==> inputs of job 6185 <==
## processor_main
module processor_main(
		input  clk, reset_n,                       
		input  [31:0] dmem_datain, 
		input  [31:0] imem_data,                   
		output [31:0] dmem_addr, dmem_dataout, PC,
		output dmem_rw, io_rw
   );
Settings: LEC_CHECK=0, ABC_AREA=1, CAP_MARGIN=0, CORE_MARGIN=2, CORE_UTILIZATION=72, CTS_CLUSTER_DIAMETER=267, CTS_CLUSTER_SIZE=98, SETUP_SLACK_MARGIN=1.28, SLEW_MARGIN=20, TNS_END_PERCENT=40; clock period 4.65 ns.
run.sh (not shown) runs the stock make flow with config.mk's settings and CLKGATE_MAP_FILE=.
==> job 8947: changes against job 6185 <==
- ABC_AREA: 1 -> not set
- CAP_MARGIN: 0 -> 20
- CORE_ASPECT_RATIO: not set -> 1.16
- CORE_UTILIZATION: 72 -> 65
- CTS_CLUSTER_DIAMETER: 267 -> not set
- CTS_CLUSTER_SIZE: 98 -> 58
- SETUP_SLACK_MARGIN: 1.28 -> 1.5
- TNS_END_PERCENT: 40 -> 95
==> flow/constraint.sdc (replaced) <==
create_clock -name core_clock -period 5.71 [get_ports {clk}]
set_input_delay 1.1420 -clock core_clock [delete_from_list [all_inputs] [get_ports {clk}]]
set_output_delay 1.1420 -clock core_clock [all_outputs]
set_load 0.01 [all_outputs]
==> job 8891: changes against job 6185 <==
- ABC_AREA: 1 -> not set
- CAP_MARGIN: 0 -> 20
- CORE_UTILIZATION: 72 -> 40
- CTS_CLUSTER_DIAMETER: 267 -> not set
- CTS_CLUSTER_SIZE: 98 -> not set
- SETUP_SLACK_MARGIN: 1.28 -> not set
- TNS_END_PERCENT: 40 -> not set
==> flow/constraint.sdc (replaced) <==
create_clock -name core_clock -period 10.2 [get_ports {clk}]
set_input_delay 2.0400 -clock core_clock [delete_from_list [all_inputs] [get_ports {clk}]]
set_output_delay 2.0400 -clock core_clock [all_outputs]
set_load 0.01 [all_outputs]
==> impl_metrics.json <==
{
  "status": "finished clean",
  "ys_cells": 5120,
  "avgSynthCellArea_sq_um": 15.2,
  "ys_sh_simple_pct": 6.14,
  "met1_usage_pct": 37.8,
  "ys_sh_xor_pct": 1.46
}
# the run above: job 8891

==> impl_metrics.json <==
{
  "ys_sh_xor_pct": 1.05,
  "ys_sh_simple_pct": 15.2,
  "error": "[ERROR GRT-0116] Global routing finished with congestion. Check the congestion regions in the DRC Viewer.",
  "status": "aborted with a tool error",
  "stop_stage": "global routing (5_1_grt)",
  "ys_cells": 8765
}
# the run above: job 6185

==> impl_metrics.json <==
{
  "synth_cell_types": 103,
  "error": "[ERROR GRT-0232] Routing congestion too high. Check the congestion heatmap in the GUI.",
  "stop_stage": "global routing (5_1_grt)",
  "avgSynthCellArea_sq_um": 15.2,
  "ys_sh_xor_pct": 1.46,
  "ys_cells": 5120,
  "status": "aborted with a tool error"
}
# the run above: job 8947


==> inputs of build 22 <==
processor_main again, from the RTL that the note above started with.
// processor_main
module processor_main(
		input  clk, reset_n,                       
		input  [31:0] dmem_datain, 
		input  [31:0] imem_data,                   
		output [31:0] dmem_addr, dmem_dataout, PC,
		output dmem_rw, io_rw
   );
	reg [31:0] PFD_PC, PDE_PC, PEM_PC, PMW_PC, PFD_INST, PDE_IMM, PDE_RS1, PDE_RS2, PEM_RS2, PEM_PCADDIMM, PMW_PCADDIMM, PEM_ALUOUT, 
				  PEM_CALOUT, PMW_CALOUT, PMW_DOUT;				  
	reg [2:0] PDE_F3;
	reg PDE_F7, PDE_CTRL_MEMWRITE, PEM_CTRL_MEMWRITE, PDE_CTRL_REGWRITE, PEM_CTRL_REGWRITE, PMW_CTRL_REGWRITE, PDE_CTRL_ALUSRC, 
		 PDE_CRTL_IMMTOREG, PEM_BRANCHFLAG, PFD_TAKENFLAG, PDE_TAKENFLAG, PEM_TAKENFLAG;
	reg [1:0] PDE_CTRL_ALUOP, PDE_CTRL_BRANCH, PDE_CTRL_REGWRITESEL, PEM_CTRL_BRANCH, PEM_CTRL_REGWRITESEL, PMW_CTRL_REGWRITESEL;
	reg [4:0] PDE_RDA, PEM_RDA, PMW_RDA;
	wire STALL, PFD_FLUSH, PDE_FLUSH, TAKENFLAG;
	assign PC = PFD_PC;
	wire ALU_BRANCHFLAG, ALU_BRANCHFLAG_int;	
	assign ALU_BRANCHFLAG = (PEM_PC == 32'b0) ? 1'b0 : ALU_BRANCHFLAG_int;
   wire [31:0] next_instruction, PCADD4;     
   wire [31:0] inst;                 
	wire [31:0] data_rs1;
	wire [31:0] data_rs2, ALU_OUT, PCADDIMM;
	wire [31:0] REALBRANCH;
	assign REALBRANCH = ({(PDE_CTRL_BRANCH[1] & ALU_BRANCHFLAG), PDE_CTRL_BRANCH[0]} == 2'b00) ? PDE_PC :
							  ({(PDE_CTRL_BRANCH[1] & ALU_BRANCHFLAG), PDE_CTRL_BRANCH[0]} == 2'b01) ? PDE_PC :
							  ({(PDE_CTRL_BRANCH[1] & ALU_BRANCHFLAG), PDE_CTRL_BRANCH[0]} == 2'b10) ? ALU_OUT : PCADDIMM;
	add pcadd4(.A(PFD_PC), .B(32'd4), .CIN(1'b0), .OF(), .SUM(PCADD4));
	wire [31:0] NEXTPREDICTED;
	assign NEXTPREDICTED = PCADD4;	 
	assign TAKENFLAG = 1'b0;  
	assign next_instruction = (ALU_BRANCHFLAG ^ PDE_TAKENFLAG) ? REALBRANCH : NEXTPREDICTED;
	assign PFD_FLUSH = ALU_BRANCHFLAG ^ PDE_TAKENFLAG;
	assign PDE_FLUSH = ALU_BRANCHFLAG ^ PDE_TAKENFLAG;
   assign inst = imem_data;
  ...
clock: 7.82 ns
lec_check: 0
abc_area: 0
cap_margin: 20
core_margin: 2
core_utilization: 52
cts_cluster_size: 36
max_routing_layer: met5
min_routing_layer: met1
place_density: 0.49
setup_slack_margin: 0.34
slew_margin: 15
tns_end_percent: 100
==> inputs of trial 15, as changes to build 22 <==
==> flow/config.mk (replaced) <==
export PLATFORM = sky130hd
export DESIGN_NAME = processor_main
export DESIGN_NICKNAME = processor_main
export VERILOG_FILES = /design/flow/design.v
export SDC_FILE = /design/flow/constraint.sdc
export NUM_CORES = 4
export LEC_CHECK = 0
export CAP_MARGIN = 20
export CORE_MARGIN = 2
export CORE_UTILIZATION = 70
export CTS_CLUSTER_DIAMETER = 34
export CTS_CLUSTER_SIZE = 21
export MAX_ROUTING_LAYER = met4
export SETUP_SLACK_MARGIN = 0.99
export SLEW_MARGIN = 20
==> flow/constraint.sdc (replaced) <==
create_clock -name core_clock -period 7.11 [get_ports {clk}]
set_input_delay 1.4220 -clock core_clock [delete_from_list [all_inputs] [get_ports {clk}]]
set_output_delay 1.4220 -clock core_clock [all_outputs]
set_load 0.01 [all_outputs]
==> inputs of build 5, as changes to build 22 <==
==> flow/config.mk (replaced) <==
export PLATFORM = sky130hd
export DESIGN_NAME = processor_main
export DESIGN_NICKNAME = processor_main
export VERILOG_FILES = /design/flow/design.v
export SDC_FILE = /design/flow/constraint.sdc
export NUM_CORES = 4
export LEC_CHECK = 0
export ABC_AREA = 1
export CAP_MARGIN = 20
export CORE_MARGIN = 2
export CORE_UTILIZATION = 58
export CTS_CLUSTER_SIZE = 64
export SETUP_SLACK_MARGIN = 1.47
export SLEW_MARGIN = 20
==> flow/constraint.sdc (replaced) <==
create_clock -name core_clock -period 5.67 [get_ports {clk}]
set_input_delay 1.1340 -clock core_clock [delete_from_list [all_inputs] [get_ports {clk}]]
set_output_delay 1.1340 -clock core_clock [all_outputs]
set_load 0.01 [all_outputs]
==> results <==
| quantity | build 22 | build 5 | trial 15 |
|---|---|---|---|
| Outcome | timing/DRC/antenna clean | failed layout checks | aborted with a tool error |
| Last stage reached | - | - | 5_1_grt |
| Reasons for failing layout checks | - | setup timing | - |
| Post-layout minimum cycle time | 7284 ps | 6710 ps | - |
| Total via count after detailed routing | 57220 | 77740 | - |
| Worst IR drop on VDD | 0.3393 mV | 0.3985 mV | - |
| Syn_area_per_cell | 15.21 um^2 | 9.081 um^2 | 15.21 um^2 |
| Core utilization at floorplan | 0.5219 | 0.5861 | 0.7048 |
| Buffers outside the clock class | 531 | 793 | - |
| Count of inverters other than clock inverters in the layout | 97 | 645 | - |
| Path type of the worst setup path | register to register | register to register | - |
| Number of pins exceeding their max-slew limit in the final report | 0 | 0 | - |
| Worst flop-to-flop path endpoint | PDE_CTRL_BRANCH[0] | PDE_RS1[28] | - |
| Ant. Diodes | 15 | 13 | - |
| Worst slew margin relative to its limit | 0.1306 | 0.1958 | - |
| Sequential cell area in the final layout | 43480 um^2 | 43480 um^2 | - |
| Final clock period utilization by the worst path | 0.9315 | 1.183 | - |
| Highest signal layer in the routed design | met5 | met5 | - |
| Final Instance Count excl. Fillers | 8596 | 12090 | - |
| Final clock-cell share | 0.1022 | 0.09902 | - |
| Combinational share of cell area | 0.3529 | 0.3312 | - |
Power and IR drop assume default switching activity.
